==> trial 3 <==
Design std_fp_smult_pipe, start of the top module:
module std_fp_smult_pipe #(
    parameter WIDTH = 32,
    parameter INT_WIDTH = 16,
    parameter FRAC_WIDTH = 16
) (
    input  [WIDTH-1:0]              left,
    input  [WIDTH-1:0]              right,
    input  logic                    reset,
    input  logic                    go,
    input  logic                    clk,
    output logic [WIDTH-1:0]        out,
    output logic                    done
);
clock: 7.82 ns
lec_check: 0
cap_margin: 15
core_aspect_ratio: 1.72
core_margin: 2
core_utilization: 48
cts_cluster_diameter: 277
gpl_timing_driven: 0
place_density_lb_addon: 0.14
setup_slack_margin: 2.19
slew_margin: 30
run.sh (not shown) runs the stock make flow with config.mk's settings and CLKGATE_MAP_FILE=.
==> inputs of build 56, as changes to trial 3 <==
Settings changed: CAP_MARGIN 15 to 20, CORE_ASPECT_RATIO 1.72 to unset, CORE_UTILIZATION 48 to 72, CTS_CLUSTER_DIAMETER 277 to unset, GPL_TIMING_DRIVEN 0 to unset, HOLD_SLACK_MARGIN set to -0.09, PLACE_DENSITY set to 0.65, PLACE_DENSITY_LB_ADDON 0.14 to unset, SETUP_SLACK_MARGIN 2.19 to -0.5, SLEW_MARGIN 30 to 20.
==> flow/constraint.sdc (replaced) <==
create_clock -name core_clock -period 6.2 [get_ports {clk}]
set_input_delay 1.2400 -clock core_clock [delete_from_list [all_inputs] [get_ports {clk}]]
set_output_delay 1.2400 -clock core_clock [all_outputs]
set_load 0.01 [all_outputs]
==> inputs of trial 30, as changes to trial 3 <==
Settings changed: CAP_MARGIN 15 to 20, CORE_ASPECT_RATIO 1.72 to unset, CORE_UTILIZATION 48 to 70, CTS_CLUSTER_DIAMETER 277 to 162, CTS_CLUSTER_SIZE set to 100, GPL_TIMING_DRIVEN 0 to unset, PLACE_DENSITY_LB_ADDON 0.14 to unset, SETUP_SLACK_MARGIN 2.19 to unset, SLEW_MARGIN 30 to 20.
==> flow/constraint.sdc (replaced) <==
create_clock -name core_clock -period 7.5 [get_ports {clk}]
set_input_delay 1.5000 -clock core_clock [delete_from_list [all_inputs] [get_ports {clk}]]
set_output_delay 1.5000 -clock core_clock [all_outputs]
set_load 0.01 [all_outputs]
==> comparison table <==
item	trial 30	build 56	trial 3
Worst reg2reg path depth	21	22	26
Weighted congestion reported at the end of routability-driven placement	0.999	0.995	1.03
Max VDD drop	0.143 mV	0.188 mV	0.137 mV
Worst path buffer plus inverter count	2	6	8
Pre-CTS setup slack	-0.155 ns	-1.14 ns	-0.885 ns
Peak per-stage delay on the critical path	0.58 ns	0.79 ns	0.70 ns
Fraction of standard cell area in multi-input logic	75.3%	71.0%	71.9%
Final period utilization	97.9%	120%	96.3%
Inst Count DP	4038	4212	4365
Cell Count, Final, Fillers Out	4057	4311	4485
Row count	78	76	123
Number of global-route vias before repair	25400	28132	26839
Via count	23208	26245	24008
Clock input transition at the sequential cells of the worst setup and hold paths	0.08 ns	0.08 ns	0.09 ns
M1 GR Usage	51.9%	51.9%	33.9%
RSZ-0062 raised after global routing	-	true	true
Layout clock area frac	0.884%	0.769%	0.774%
Result of the run	timing/DRC/antenna clean	finished with violations	timing/DRC/antenna clean
Reasons for failing layout checks	-	setup timing	-
Non-Clock Buffer Count	244	508	394
Clock network fraction of total power	18.9%	15.3%	16.2%
Storage element area	2050 µm²	2090 µm²	2130 µm²
Chip footprint	47100 µm²	45800 µm²	68300 µm²
Reg2Reg Setup Slack	0.16 ns	-1.21 ns	0.29 ns

---

==> 03-22: inputs <==
Starting RTL as in the previous note.
export LEC_CHECK = 0
export ABC_AREA = 1
export CAP_MARGIN = 30
export CELL_PAD_IN_SITES_DETAIL_PLACEMENT = 1
export CORE_MARGIN = 5
export CORE_UTILIZATION = 40
export MAX_ROUTING_LAYER = met4
export SETUP_SLACK_MARGIN = 2.2
export SLEW_MARGIN = 15
export TNS_END_PERCENT = 60
create_clock -name core_clock -period 7.59 [get_ports {clk}]
==> inputs of 03-17, as changes to 03-22 <==
Settings changed: ABC_AREA 1 to default, CAP_MARGIN 30 to 20, CELL_PAD_IN_SITES_DETAIL_PLACEMENT 1 to default, CORE_MARGIN 5 to 2, CORE_UTILIZATION 40 to 72, CTS_CLUSTER_DIAMETER from default to 93, MAX_ROUTING_LAYER met4 to default, SETUP_SLACK_MARGIN 2.2 to 1.28, SLEW_MARGIN 15 to 20, TNS_END_PERCENT 60 to default.
==> flow/constraint.sdc (replaced) <==
create_clock -name core_clock -period 5.11 [get_ports {clk}]
set_input_delay 1.0220 -clock core_clock [delete_from_list [all_inputs] [get_ports {clk}]]
set_output_delay 1.0220 -clock core_clock [all_outputs]
set_load 0.01 [all_outputs]
==> inputs of 01-08, as changes to 03-22 <==
Settings changed: CAP_MARGIN 30 to 20, CELL_PAD_IN_SITES_DETAIL_PLACEMENT 1 to default, CORE_MARGIN 5 to 2, CTS_CLUSTER_DIAMETER from default to 142, CTS_CLUSTER_SIZE from default to 62, MAX_ROUTING_LAYER met4 to default, SETUP_SLACK_MARGIN 2.2 to default, SLEW_MARGIN 15 to 20, TNS_END_PERCENT 60 to 95.
==> flow/constraint.sdc (replaced) <==
create_clock -name core_clock -period 7.5 [get_ports {clk}]
set_input_delay 1.5000 -clock core_clock [delete_from_list [all_inputs] [get_ports {clk}]]
set_output_delay 1.5000 -clock core_clock [all_outputs]
set_load 0.01 [all_outputs]
==> inputs of 04-12, as changes to 03-22 <==
Settings changed: ABC_AREA 1 to default, CAP_MARGIN 30 to 0, CELL_PAD_IN_SITES_DETAIL_PLACEMENT 1 to default, CORE_MARGIN 5 to 2, CORE_UTILIZATION 40 to 72, CTS_CLUSTER_DIAMETER from default to 105, MAX_ROUTING_LAYER met4 to default, PLACE_DENSITY from default to 0.36, SETUP_SLACK_MARGIN 2.2 to 1.24, SLEW_MARGIN 15 to 20, TNS_END_PERCENT 60 to default.
==> flow/constraint.sdc (replaced) <==
create_clock -name core_clock -period 6.25 [get_ports {clk}]
set_input_delay 1.2500 -clock core_clock [delete_from_list [all_inputs] [get_ports {clk}]]
set_output_delay 1.2500 -clock core_clock [all_outputs]
set_load 0.01 [all_outputs]
==> metrics.txt <==
# HELP chip_impl_metric Synthesis and place-and-route metrics
# TYPE chip_impl_metric gauge
chip_impl_info{name="so_faults",value="setup timing"} 1
chip_impl_metric{name="power",unit="mW"} 4.848
chip_impl_metric{name="drt-met1-wl",unit="um"} 33230
chip_impl_metric{name="final.setup.worst_slack",unit="ps"} -2228
chip_impl_info{name="post_synth_main_area_contributors",value="sky130_fd_sc_hd__fa_1 (53%), sky130_fd_sc_hd__and2_1 (10%), sky130_fd_sc_hd__inv_1 (9.3%)"} 1
chip_impl_metric{name="area.growth.synth_to_final",unit="%"} 20.92
chip_impl_metric{name="placementRows",unit=""} 76
chip_impl_metric{name="comb_area",unit="um^2"} 27320
chip_impl_metric{name="global_route.usage.met3",unit=""} 0.09121
chip_impl_metric{name="die.size.y",unit="um"} 214.1
chip_impl_metric{name="setup_violations",unit=""} 32
chip_impl_info{name="critical_path.reg2reg.endpoint",value="comp.out_tmp[41]$_SDFFE_PP0P_"} 1
chip_impl_info{name="run_status",value="failed layout checks"} 1
chip_impl_metric{name="drtPass1Iterations",unit=""} 6
The numbers above come from 03-17.

==> metrics.txt <==
# HELP chip_impl_metric Synthesis and place-and-route metrics
# TYPE chip_impl_metric gauge
chip_impl_info{name="run_status",value="complete, no violations"} 1
chip_impl_info{name="grt_busiest_layer",value="met2"} 1
chip_impl_metric{name="net-switching-power",unit="mW"} 1.269
chip_impl_metric{name="comb_area",unit="um^2"} 25580
chip_impl_metric{name="global_route.usage.met3",unit=""} 0.02315
chip_impl_info{name="post_synth_main_area_contributors",value="sky130_fd_sc_hd__fa_1 (50%), sky130_fd_sc_hd__inv_1 (16%), sky130_fd_sc_hd__nand2_1 (13%)"} 1
chip_impl_metric{name="placementRows",unit=""} 106
chip_impl_info{name="top_area_cell",value="sky130_fd_sc_hd__fa_1"} 1
chip_impl_metric{name="final.setup.worst_slack",unit="ps"} 281.9
chip_impl_metric{name="area.growth.synth_to_final",unit="%"} 10.32
chip_impl_metric{name="first_global_vias",unit=""} 28680
chip_impl_metric{name="timing.critical_path.required",unit="ps"} 7800
chip_impl_metric{name="setup_violations",unit=""} 0
chip_impl_metric{name="post_synth_ao_oa_area_fraction",unit=""} 0.02739
chip_impl_info{name="critical_path.reg2reg.endpoint",value="comp.out_tmp[43]$_SDFFE_PP0P_"} 1
chip_impl_metric{name="flip_flop_and_latch_area",unit="um^2"} 1987
chip_impl_metric{name="remaining_global_route_overflow",unit=""} 0
chip_impl_metric{name="power",unit="mW"} 2.759
chip_impl_metric{name="grt_max_degree",unit=""} 66
chip_impl_info{name="netlist_logic_family_top",value="adder cells"} 1
The numbers above come from 01-08.

==> metrics.txt <==
# HELP chip_impl_metric Synthesis and place-and-route metrics
# TYPE chip_impl_metric gauge
chip_impl_metric{name="post-route-period-util",unit=""} 0.9293
chip_impl_metric{name="flop_share_of_the_area",unit=""} 0.05240
chip_impl_metric{name="area.growth.synth_to_final",unit="%"} 22.30
chip_impl_metric{name="global_route.usage.met3",unit=""} 0.03596
chip_impl_info{name="highest-signal-layer",value="met4"} 1
chip_impl_metric{name="drt-met1-wl",unit="um"} 47450
chip_impl_metric{name="power",unit="mW"} 3.459
chip_impl_metric{name="drtPass1Iterations",unit=""} 7
chip_impl_metric{name="final.setup.worst_slack",unit="ps"} 536.3
chip_impl_metric{name="comb_area",unit="um^2"} 27440
chip_impl_metric{name="die.size.y",unit="um"} 300.3
chip_impl_info{name="critical_path.reg2reg.endpoint",value="comp.out_tmp[43]$_SDFFE_PP0P_"} 1
chip_impl_metric{name="setup_violations",unit=""} 0
chip_impl_info{name="run_status",value="complete, no violations"} 1
chip_impl_metric{name="placementRows",unit=""} 106
The numbers above come from 03-22.

==> metrics.txt <==
# HELP chip_impl_metric Synthesis and place-and-route metrics
# TYPE chip_impl_metric gauge
chip_impl_metric{name="global_route.usage.met3",unit=""} 0.09333
chip_impl_metric{name="comb_area",unit="um^2"} 27180
chip_impl_metric{name="setup_violations",unit=""} 32
chip_impl_metric{name="routed-via-count",unit=""} 25400
chip_impl_metric{name="final.setup.worst_slack",unit="ps"} -1225
chip_impl_info{name="so_faults",value="setup timing"} 1
chip_impl_metric{name="remaining_global_route_overflow",unit=""} 0
chip_impl_info{name="run_status",value="failed layout checks"} 1
chip_impl_metric{name="synth_top_area_share",unit=""} 0.5281
chip_impl_metric{name="first_iter_violations",unit=""} 2473
chip_impl_metric{name="power_frac_comb",unit=""} 0.658
chip_impl_metric{name="die.size.y",unit="um"} 214.1
chip_impl_metric{name="power",unit="mW"} 3.899
chip_impl_info{name="critical_path.reg2reg.endpoint",value="comp.out_tmp[43]$_SDFFE_PP0P_"} 1
chip_impl_metric{name="area.growth.synth_to_final",unit="%"} 19.99
The numbers above come from 04-12.

Power is estimated from default activity; no workload was simulated.
